==> run C: inputs <==
==> flow/design.v <==
`timescale 1ns / 1ps
module TNS_dec_33(
    input wire clk,
    input wire rst_n,
    input wire [32:0] codein,
    output reg [30 - 1 : 0] dataout
    );
    wire [30 - 1 : 0] dataout_wire;
    assign dataout_wire = (codein[32]*847425747) + (codein[31]*564950498) + (codein[30]*282475249) + 
                    (codein[29]*121060821) + (codein[28]*80707214) + (codein[27]*40353607) + 
                    (codein[26]*17294403) + (codein[25]*11529602) + (codein[24]*5764801) + 
                    (codein[23]*2470629) + (codein[22]*1647086) + (codein[21]*823543) + 
                    (codein[20]*352947) + (codein[19]*235298) + (codein[18]*117649) + (codein[17]*50421) + (codein[16]*33614) + 
                    (codein[15]*16807) + (codein[14]*7203) + (codein[13]*4802) + (codein[12]*2401) + (codein[11]*1029) +
                    (codein[10]*686) + (codein[9]*343) + (codein[8]*147) + (codein[7]*98) + (codein[6]*49) +
                    (codein[5]*21) + (codein[4]*14) + (codein[3]*7) + (codein[2]*3) + (codein[1]*2) +
                    (codein[0]*1);
    always @(posedge clk or negedge rst_n) begin
        if (~rst_n) begin
            dataout <= 0;
        end
        else begin
            dataout <= dataout_wire;
        end
    end
endmodule
==> flow/run.sh <==
#!/bin/bash
# the make line also repeats each setting of config.mk as NAME=value (left out here)
make -C /OpenROAD-flow-scripts/flow DESIGN_CONFIG=/design/flow/config.mk WORK_HOME=/design/flow/orfs CLKGATE_MAP_FILE= finish
==> flow/config.mk <==
export PLATFORM = sky130hd
export DESIGN_NAME = TNS_dec_33
export DESIGN_NICKNAME = TNS_dec_33
export VERILOG_FILES = /design/flow/design.v
export SDC_FILE = /design/flow/constraint.sdc
export NUM_CORES = 4
export LEC_CHECK = 0
export ABC_AREA = 1
export CAP_MARGIN = 0
export CELL_PAD_IN_SITES_DETAIL_PLACEMENT = 1
export CORE_ASPECT_RATIO = 0.92
export CORE_MARGIN = 9
export CORE_UTILIZATION = 40
export GPL_ROUTABILITY_DRIVEN = 0
export GPL_TIMING_DRIVEN = 1
export HOLD_SLACK_MARGIN = 0.26
export MAX_ROUTING_LAYER = met4
export SETUP_SLACK_MARGIN = 1.54
export SLEW_MARGIN = 30
==> flow/constraint.sdc <==
create_clock -name core_clock -period 11.8 [get_ports {clk}]
set_input_delay 2.3600 -clock core_clock [delete_from_list [all_inputs] [get_ports {clk}]]
set_output_delay 2.3600 -clock core_clock [all_outputs]
set_load 0.01 [all_outputs]
==> inputs of run Y, as changes to run C <==
CAP_MARGIN = 20   (was 0)
CELL_PAD_IN_SITES_DETAIL_PLACEMENT = unset   (was 1)
CORE_ASPECT_RATIO = unset   (was 0.92)
CORE_MARGIN = 2   (was 9)
GPL_ROUTABILITY_DRIVEN = unset   (was 0)
GPL_TIMING_DRIVEN = unset   (was 1)
HOLD_SLACK_MARGIN = unset   (was 0.26)
MAX_ROUTING_LAYER = unset   (was met4)
SETUP_SLACK_MARGIN = unset   (was 1.54)
SLEW_MARGIN = 20   (was 30)
==> flow/constraint.sdc (replaced) <==
create_clock -name core_clock -period 12.0 [get_ports {clk}]
set_input_delay 2.4000 -clock core_clock [delete_from_list [all_inputs] [get_ports {clk}]]
set_output_delay 2.4000 -clock core_clock [all_outputs]
set_load 0.01 [all_outputs]
==> inputs of run P, as changes to run C <==
CAP_MARGIN = 30   (was 0)
CELL_PAD_IN_SITES_DETAIL_PLACEMENT = unset   (was 1)
CORE_ASPECT_RATIO = unset   (was 0.92)
CORE_MARGIN = 2   (was 9)
CORE_UTILIZATION = 72   (was 40)
CTS_CLUSTER_SIZE = 76   (was unset)
GPL_ROUTABILITY_DRIVEN = unset   (was 0)
GPL_TIMING_DRIVEN = unset   (was 1)
HOLD_SLACK_MARGIN = 0.3   (was 0.26)
MAX_ROUTING_LAYER = unset   (was met4)
SETUP_SLACK_MARGIN = -0.38   (was 1.54)
SLEW_MARGIN = 20   (was 30)
==> flow/constraint.sdc (replaced) <==
create_clock -name core_clock -period 4.89 [get_ports {clk}]
set_input_delay 0.9780 -clock core_clock [delete_from_list [all_inputs] [get_ports {clk}]]
set_output_delay 0.9780 -clock core_clock [all_outputs]
set_load 0.01 [all_outputs]
==> summary of the runs <==
Run C produced a clean layout. Run Y went through all stages and came out clean. Run P did not get past 5_1_grt with DPL-0038. In run C the final cell count is smaller than in run Y, by 1.0%. Of run Y and run C, run C has the higher via count (gap 4.4%, measured against run C). Sequential share of layout area is about the same in run Y and run C. In synthesized cell count, run Y and run P do not differ. Hold slack: run C is lower than run Y (31 ps). Against run C, the utilization of run Y is lower by 0.33 points.

========
==> try-willow <==
RTL: the design.v shown in full above, as it stands there.
Settings: LEC_CHECK=0, ABC_AREA=0, CAP_MARGIN=0, CELL_PAD_IN_SITES_DETAIL_PLACEMENT=0, CELL_PAD_IN_SITES_GLOBAL_PLACEMENT=0, CORE_MARGIN=2, CORE_UTILIZATION=35, CTS_CLUSTER_DIAMETER=311, CTS_CLUSTER_SIZE=73, GPL_ROUTABILITY_DRIVEN=0, GPL_TIMING_DRIVEN=0, MAX_ROUTING_LAYER=met5, MIN_ROUTING_LAYER=met2, PLACE_DENSITY_LB_ADDON=0.28, SLEW_MARGIN=20, TNS_END_PERCENT=40; clock period 6.48 ns.
run.sh (not shown) runs the stock make flow with config.mk's settings and CLKGATE_MAP_FILE=.
==> inputs of try-ember, as changes to try-willow <==
CAP_MARGIN = 20   (was 0)
CELL_PAD_IN_SITES_DETAIL_PLACEMENT = unset   (was 0)
CELL_PAD_IN_SITES_GLOBAL_PLACEMENT = unset   (was 0)
CORE_UTILIZATION = 70   (was 35)
CTS_CLUSTER_DIAMETER = unset   (was 311)
CTS_CLUSTER_SIZE = unset   (was 73)
GPL_ROUTABILITY_DRIVEN = unset   (was 0)
GPL_TIMING_DRIVEN = unset   (was 0)
MAX_ROUTING_LAYER = unset   (was met5)
MIN_ROUTING_LAYER = unset   (was met2)
PLACE_DENSITY_LB_ADDON = unset   (was 0.28)
TNS_END_PERCENT = unset   (was 40)
==> flow/constraint.sdc (replaced) <==
create_clock -name core_clock -period 6.74 [get_ports {clk}]
set_input_delay 1.3480 -clock core_clock [delete_from_list [all_inputs] [get_ports {clk}]]
set_output_delay 1.3480 -clock core_clock [all_outputs]
set_load 0.01 [all_outputs]
==> inputs of try-delta, as changes to try-willow <==
ABC_AREA = unset   (was 0)
CELL_PAD_IN_SITES_DETAIL_PLACEMENT = unset   (was 0)
CELL_PAD_IN_SITES_GLOBAL_PLACEMENT = unset   (was 0)
CORE_UTILIZATION = 72   (was 35)
CTS_CLUSTER_DIAMETER = unset   (was 311)
CTS_CLUSTER_SIZE = unset   (was 73)
GPL_ROUTABILITY_DRIVEN = unset   (was 0)
GPL_TIMING_DRIVEN = unset   (was 0)
MAX_ROUTING_LAYER = unset   (was met5)
MIN_ROUTING_LAYER = unset   (was met2)
PLACE_DENSITY_LB_ADDON = unset   (was 0.28)
SETUP_SLACK_MARGIN = 0.82   (was unset)
TNS_END_PERCENT = unset   (was 40)
==> flow/constraint.sdc (replaced) <==
create_clock -name core_clock -period 7.97 [get_ports {clk}]
set_input_delay 1.5940 -clock core_clock [delete_from_list [all_inputs] [get_ports {clk}]]
set_output_delay 1.5940 -clock core_clock [all_outputs]
set_load 0.01 [all_outputs]
==> inputs of try-xenon, as changes to try-willow <==
CAP_MARGIN = 10   (was 0)
CELL_PAD_IN_SITES_DETAIL_PLACEMENT = 1   (was 0)
CELL_PAD_IN_SITES_GLOBAL_PLACEMENT = 3   (was 0)
CTS_CLUSTER_DIAMETER = 276   (was 311)
CTS_CLUSTER_SIZE = 89   (was 73)
GPL_ROUTABILITY_DRIVEN = unset   (was 0)
GPL_TIMING_DRIVEN = unset   (was 0)
SETUP_SLACK_MARGIN = 1.61   (was unset)
TNS_END_PERCENT = 85   (was 40)
==> summary.txt <==
flow finished, numbers: starting density of the core 35.5%, number of warnings in the stage logs 54, detailed-placement wirelength estimate 23.8 mm, final core utilization 48.1%, upper clock frequency limit 140 MHz, outcome complete, but fails checks, Layout Check Fails negative setup slack, setup slack of the critical path after layout -0.648 ns, area overhead of the layout relative to synthesis 35.7%, arrival time reported for the critical path endpoint 7.33 ns, Final Setup Violations 23, routed length per placed instance 17.8 µm, storage element area 751 µm²
[end of results for try-xenon]
==> summary.txt <==
run results: outcome aborted with a tool error, Halt Stage global routing, first error [ERROR GRT-0232] Routing congestion too high. Check the congestion heatmap in the GUI., met3 capacity usage during global routing 63.4%, clock root buffer sky130_fd_sc_hd__clkbuf_16, Gates resized, CTS repair 211, MUX share of area 0%, xor-xnor portion of the synthesized cell area 2.21%, Yosys warning count 1, post-CTS setup-driven buffer insertion count 28, most common cell in the synthesized netlist sky130_fd_sc_hd__inv_1, Die Outline Area 0.0145 mm²
[end of results for try-ember]
==> summary.txt <==
flow finished, numbers: starting density of the core 35.5%, outcome complete, but fails checks, routed length per placed instance 16.0 µm, Final Setup Violations 20, area overhead of the layout relative to synthesis 19.2%, setup slack of the critical path after layout -0.713 ns, Layout Check Fails negative setup slack, arrival time reported for the critical path endpoint 7.39 ns, number of warnings in the stage logs 54
[end of results for try-willow]
==> summary.txt <==
flow finished, numbers: storage element area 751 µm², upper clock frequency limit 121 MHz, setup slack of the critical path after layout -0.308 ns, number of warnings in the stage logs 58, Final Setup Violations 15, routed length per placed instance 32.0 µm, arrival time reported for the critical path endpoint 8.50 ns, final core utilization 93.1%, Layout Check Fails negative setup slack, area overhead of the layout relative to synthesis 25.0%, detailed-placement wirelength estimate 21.8 mm, starting density of the core 74.4%, met1 demand-to-capacity share in global routing 55.3%, outcome complete, but fails checks
[end of results for try-delta]

========
==> trial 10 <==
RTL: the design.v shown in full above, as it stands there.
==> flow/config.mk <==
export PLATFORM = sky130hd
export DESIGN_NAME = TNS_dec_33
export DESIGN_NICKNAME = TNS_dec_33
export VERILOG_FILES = /design/flow/design.v
export SDC_FILE = /design/flow/constraint.sdc
export NUM_CORES = 4
export LEC_CHECK = 0
export CAP_MARGIN = 0
export CORE_MARGIN = 2
export CORE_UTILIZATION = 72
export CTS_CLUSTER_SIZE = 93
export PLACE_DENSITY_LB_ADDON = 0.2
export SETUP_SLACK_MARGIN = 2.28
export SLEW_MARGIN = 20
==> flow/constraint.sdc <==
create_clock -name core_clock -period 7.97 [get_ports {clk}]
set_input_delay 1.5940 -clock core_clock [delete_from_list [all_inputs] [get_ports {clk}]]
set_output_delay 1.5940 -clock core_clock [all_outputs]
set_load 0.01 [all_outputs]
==> inputs of build 82, as changes to trial 10 <==
CAP_MARGIN = 20   (was 0)
CORE_UTILIZATION = 59   (was 72)
CTS_CLUSTER_SIZE = unset   (was 93)
PLACE_DENSITY_LB_ADDON = unset   (was 0.2)
SETUP_SLACK_MARGIN = unset   (was 2.28)
==> flow/constraint.sdc (replaced) <==
create_clock -name core_clock -period 5.56 [get_ports {clk}]
set_input_delay 1.1120 -clock core_clock [delete_from_list [all_inputs] [get_ports {clk}]]
set_output_delay 1.1120 -clock core_clock [all_outputs]
set_load 0.01 [all_outputs]
==> results <==
item                                                                             trial 10                  build 82
Result of the run                                                finished with violations  finished with violations
Reasons for failing layout checks                                            setup timing              setup timing
Post-layout worst setup margin                                                  -0.146 ns                  -1.33 ns
Quantity of gates resized following cts                                               193                       169
Vias in the first global route                                                       8877                      7854
Area growth from synthesis to final layout                                          25.3%                     32.4%
Placed inst area                                                              0.0111 mm^2               0.0118 mm^2
RD Place Congestion                                                                 0.987                     0.962
Critical Path Start                                                            codein[19]                codein[30]
Via count of the routed design                                                       8573                      7041
CP max stage delay                                                                0.62 ns                   0.52 ns
Tool Warnings                                                                          54                        56
Post-route fraction of the period consumed by the critical path                      102%                      124%
Actual transition at the worst max-transition pin                                0.607 ns                  0.483 ns
